==> trial 18: inputs <==
Design top_coldstorage, start of the top module:
module top_coldstorage(
  input         clk,           
  input         rst_n,         
  output        led_fan,       
  output        led_hum,       
  input         sda_lcd_in,
  output        sda_lcd_oe,
  output        scl_lcd,
  input         rx,
  output        tx
);
export LEC_CHECK = 0
export ABC_AREA = 0
export CAP_MARGIN = 20
export CORE_ASPECT_RATIO = 0.73
export CORE_MARGIN = 8
export CORE_UTILIZATION = 48
export CTS_CLUSTER_DIAMETER = 216
export GPL_ROUTABILITY_DRIVEN = 1
export GPL_TIMING_DRIVEN = 1
export PLACE_DENSITY = 0.67
export SETUP_SLACK_MARGIN = 0.81
export SLEW_MARGIN = 20
create_clock -name core_clock -period 4.26 [get_ports {clk}]
run.sh (not shown) runs the stock make flow with config.mk's settings and CLKGATE_MAP_FILE=.
==> trial 81 (differences from trial 18) <==
Settings changed: ABC_AREA 0 to unset, CORE_ASPECT_RATIO 0.73 to unset, CORE_MARGIN 8 to 2, CORE_UTILIZATION 48 to 24, CTS_CLUSTER_DIAMETER 216 to unset, GPL_ROUTABILITY_DRIVEN 1 to unset, GPL_TIMING_DRIVEN 1 to unset, PLACE_DENSITY 0.67 to unset, SETUP_SLACK_MARGIN 0.81 to unset.
==> flow/constraint.sdc (replaced) <==
create_clock -name core_clock -period 11.1 [get_ports {clk}]
set_input_delay 2.2200 -clock core_clock [delete_from_list [all_inputs] [get_ports {clk}]]
set_output_delay 2.2200 -clock core_clock [all_outputs]
set_load 0.01 [all_outputs]
==> summary of the runs <==
Trial 18 finished clean. Trial 81 finished clean. Worst setup slack: trial 81 is higher than trial 18 (5400 ps). In trial 18 the register-to-register slack is lower than in trial 81, by 5400 ps. Against trial 18, the non-clock buffer count of trial 81 is lower by 96. The sequential power of trial 18 is 2.6 times that of trial 81. In trial 18 the critical path depth is higher than in trial 81, by 2. In trial 81 the utilization is lower than in trial 18, by 28 points. Area after synthesis is the same in trial 81 and trial 18. In trial 18 the hold slack is lower than in trial 81, by 280 ps. Sequential cell count is the same in trial 81 and trial 18. Against trial 18, the sequential share of layout area of trial 81 is lower by 0.097 points.
==> figures <==
All-layer global routing usage: trial 81 0.1105; trial 18 0.2061
Worst R2R Start: trial 81 dht11_reader_inst.humidity[6]$_DFFE_PN0P_; trial 18 dht11_reader_inst.humidity[5]$_DFFE_PN1P_
Drt first-iter violations: trial 81 1993; trial 18 2185
Number of OpenROAD warnings: trial 81 56; trial 18 63
Register share of total power: trial 81 0.462; trial 18 0.509
# fillers: trial 81 11770; trial 18 4872
Post-CTS Resized: trial 81 0; trial 18 30
Net switching share of the total power: trial 81 0.2221; trial 18 0.2330
Critical-path top delay cell: trial 81 a211oi_2; trial 18 dfstp_2
Die Y-Extent: trial 81 341.0 um; trial 18 219.6 um
Cts bufs inserted: trial 81 58; trial 18 54
Share of total power in the clock network: trial 81 0.499; trial 18 0.447
Outcome: trial 81 complete, no violations; trial 18 complete, no violations
Minimum setup slack in the final design: trial 81 5463 ps; trial 18 91.17 ps
Worst hold path type: trial 81 reg2reg; trial 18 in2async
Measured slew at the worst slew-check pin: trial 81 1154 ps; trial 18 1071 ps
Total Power: trial 81 4.338 mW; trial 18 10.26 mW
Post-route cell area: trial 81 0.03105 mm^2; trial 18 0.03099 mm^2
Final period util: trial 81 0.5078; trial 18 0.9786
Combinational power: trial 81 0.169 mW; trial 18 0.448 mW
Setup Fix Bufs, Post-CTS: trial 81 0; trial 18 30
Worst skew pair latency: trial 81 640 ps; trial 18 620 ps

========
==> run E: inputs <==
top_coldstorage again, from the RTL that the note above started with.
==> flow/config.mk <==
export PLATFORM = sky130hd
export DESIGN_NAME = top_coldstorage
export DESIGN_NICKNAME = top_coldstorage
export VERILOG_FILES = /design/flow/design.v
export SDC_FILE = /design/flow/constraint.sdc
export NUM_CORES = 4
export LEC_CHECK = 0
export CAP_MARGIN = 20
export CELL_PAD_IN_SITES_GLOBAL_PLACEMENT = 1
export CORE_ASPECT_RATIO = 0.5
export CORE_MARGIN = 2
export CORE_UTILIZATION = 69
export CTS_CLUSTER_DIAMETER = 307
export CTS_CLUSTER_SIZE = 98
export HOLD_SLACK_MARGIN = -0.09
export PLACE_DENSITY = 0.38
export SLEW_MARGIN = 20
export TNS_END_PERCENT = 15
==> flow/constraint.sdc <==
create_clock -name core_clock -period 10.0 [get_ports {clk}]
set_input_delay 2.0000 -clock core_clock [delete_from_list [all_inputs] [get_ports {clk}]]
set_output_delay 2.0000 -clock core_clock [all_outputs]
set_load 0.01 [all_outputs]
==> run G (differences from run E) <==
- ABC_AREA: not set -> 1
- CAP_MARGIN: 20 -> 40
- CELL_PAD_IN_SITES_GLOBAL_PLACEMENT: 1 -> not set
- CORE_ASPECT_RATIO: 0.5 -> not set
- CORE_UTILIZATION: 69 -> 72
- CTS_CLUSTER_DIAMETER: 307 -> 391
- CTS_CLUSTER_SIZE: 98 -> 13
- HOLD_SLACK_MARGIN: -0.09 -> not set
- PLACE_DENSITY: 0.38 -> not set
- TNS_END_PERCENT: 15 -> 5
==> flow/constraint.sdc (replaced) <==
create_clock -name core_clock -period 3.18 [get_ports {clk}]
set_input_delay 0.6360 -clock core_clock [delete_from_list [all_inputs] [get_ports {clk}]]
set_output_delay 0.6360 -clock core_clock [all_outputs]
set_load 0.01 [all_outputs]
==> run Y (differences from run E) <==
- ABC_AREA: not set -> 1
- CELL_PAD_IN_SITES_GLOBAL_PLACEMENT: 1 -> not set
- CORE_ASPECT_RATIO: 0.5 -> not set
- CORE_MARGIN: 2 -> 9
- CORE_UTILIZATION: 69 -> 40
- CTS_CLUSTER_DIAMETER: 307 -> 190
- CTS_CLUSTER_SIZE: 98 -> not set
- HOLD_SLACK_MARGIN: -0.09 -> not set
- PLACE_DENSITY: 0.38 -> not set
- TNS_END_PERCENT: 15 -> not set
==> results <==
Run E did not get past global placement without I/O with GPL-0301. Run Y produced a clean layout. Run G finished but fails on negative setup slack.
Count of clock-buffer cells in the layout is the same in run G and run Y.
In run Y the via count is smaller than in run G, by 11%.
In combinational power, run G is at 3.4 times the value of run Y.
Against run Y, the clock power of run G is larger by 150%.
Between run Y and run G, the lower die area is in run G (gap about 100%, measured against run G).
==> figures <==
	run E	run G	run Y
Outcome	stopped before the end	finished with violations	finished clean
Last stage reached	global placement without I/O	-	-
Violated checks	-	negative setup slack	-
Tmin final	-	4.20 ns	4.34 ns
Ratio of layout area to synthesized area	-	1.124x	1.112x
Overall overflow remaining after global route	-	0	0
Wire length per cell	-	18.2 microns	15.1 microns
Startpoint of the tightest hold check path	-	uart_string_inst.rx_msg_done	lcd_16x2_inst.lcd_display_inst.state[4]
Met3 routed wirelength	-	4960 microns	2810 microns
Number of buffer cells added on primary ports	-	8	8
Uppermost layer routed	-	met4	met4
Crit Path Max Fanout	-	2	5
Hold EP	-	logic_controller_inst.rx_msg_done_reg	lcd_16x2_inst.lcd_display_inst.cnt_clr

========
==> v17 <==
top_coldstorage again, from the RTL that the note above started with.
clock: 3.25 ns
lec_check: 0
abc_area: 1
cap_margin: 20
cell_pad_in_sites_global_placement: 0
core_margin: 9
core_utilization: 40
cts_cluster_diameter: 327
gpl_timing_driven: 0
max_routing_layer: met4
slew_margin: 5
tns_end_percent: 65
==> v21 (differences from v17) <==
CELL_PAD_IN_SITES_GLOBAL_PLACEMENT = unset   (was 0)
CORE_MARGIN = 2   (was 9)
CORE_UTILIZATION = 72   (was 40)
CTS_CLUSTER_DIAMETER = unset   (was 327)
CTS_CLUSTER_SIZE = 47   (was unset)
GPL_TIMING_DRIVEN = unset   (was 0)
MAX_ROUTING_LAYER = unset   (was met4)
PLACE_DENSITY_LB_ADDON = 0.09   (was unset)
SETUP_SLACK_MARGIN = 0.99   (was unset)
SLEW_MARGIN = 20   (was 5)
TNS_END_PERCENT = unset   (was 65)
==> flow/constraint.sdc (replaced) <==
create_clock -name core_clock -period 4.05 [get_ports {clk}]
set_input_delay 0.8100 -clock core_clock [delete_from_list [all_inputs] [get_ports {clk}]]
set_output_delay 0.8100 -clock core_clock [all_outputs]
set_load 0.01 [all_outputs]
==> v7 (differences from v17) <==
ABC_AREA = unset   (was 1)
CELL_PAD_IN_SITES_GLOBAL_PLACEMENT = unset   (was 0)
CORE_MARGIN = 2   (was 9)
CORE_UTILIZATION = 72   (was 40)
CTS_CLUSTER_DIAMETER = 26   (was 327)
GPL_TIMING_DRIVEN = unset   (was 0)
MAX_ROUTING_LAYER = unset   (was met4)
PLACE_DENSITY = 0.35   (was unset)
SETUP_SLACK_MARGIN = 1.09   (was unset)
SLEW_MARGIN = 20   (was 5)
TNS_END_PERCENT = unset   (was 65)
==> flow/constraint.sdc (replaced) <==
create_clock -name core_clock -period 4.44 [get_ports {clk}]
set_input_delay 0.8880 -clock core_clock [delete_from_list [all_inputs] [get_ports {clk}]]
set_output_delay 0.8880 -clock core_clock [all_outputs]
set_load 0.01 [all_outputs]
==> qor summary <==
Combinational Gates: v17 2,064; v7 2,130; v21 2,066
Buffering stage count on the worst path with inverters included: v17 2; v7 3; v21 6
Number of cells in the design after placement: v17 4,091; v7 3,338; v21 3,661
Global-route met2 utilization: v17 27.66%; v7 70.38%; v21 65.62%
AND-OR/OR-AND Cells, Area Fraction: v17 11.96%; v7 14.90%; v21 11.96%
Wire length on met2: v17 31,120 µm; v7 40,990 µm; v21 39,790 µm
Critical Path Stages: v17 16; v7 17; v21 29
Worst IR drop on VDD: v17 0.0005559 V; v7 0.0007070 V; v21 0.0004795 V
Combinational power: v17 2.04 mW; v7 495 µW; v21 1.66 mW
Worst Hold Margin: v17 0.06546 ns; v7 0.05513 ns; v21 0.05527 ns
# fillers: v17 6,308; v7 1,691; v21 1,725
Placer Congestion: v17 0.9413; v7 0.9371; v21 0.9818
Max Transition Viols Final: v17 0; v7 0; v21 3
Highest metal layer with signal wires: v17 met4; v7 met4; v21 met5
Worst path slowest cell: v17 sky130_fd_sc_hd__fa_1; v7 sky130_fd_sc_hd__or4b_4; v21 sky130_fd_sc_hd__nand4_1
Clk tree area frac: v17 6.374%; v7 12.39%; v21 5.508%
Pre-antenna DRT Iters: v17 5; v7 6; v21 7
Final worst clock skew: v17 0.02821 ns; v7 0.04609 ns; v21 0.02228 ns
Power drawn by the clock network: v17 7.03 mW; v7 8.96 mW; v21 5.13 mW
Area fraction in xor and xnor cells: v17 2.234%; v7 5.256%; v21 2.234%
Power spent charging and discharging nets: v17 4.503 mW; v7 3.401 mW; v21 3.674 mW
Metal-1 WL: v17 31,800 µm; v7 30,940 µm; v21 30,240 µm
Status: v17 finished with violations; v7 timing/DRC/antenna clean; v21 finished with violations
Layout check failures: v17 setup timing; v7 -; v21 capacitance limit, slew limit, setup timing
Power in sequential cells: v17 7.51 mW; v7 5.03 mW; v21 6.06 mW
CLK BUF: v17 77; v7 142; v21 85
Minimum setup slack in the final design: v17 -0.7591 ns; v7 0.1855 ns; v21 -0.7216 ns
Start of the worst register-to-register path: v17 uart_string_inst.chr_val1[1]$_DFFE_PP_; v7 dht11_reader_inst.temperature[6]$_DFFE_PN0P_; v21 dht11_reader_inst.temperature[6]$_DFFE_PN0P_
Power is estimated from default activity; no workload was simulated.
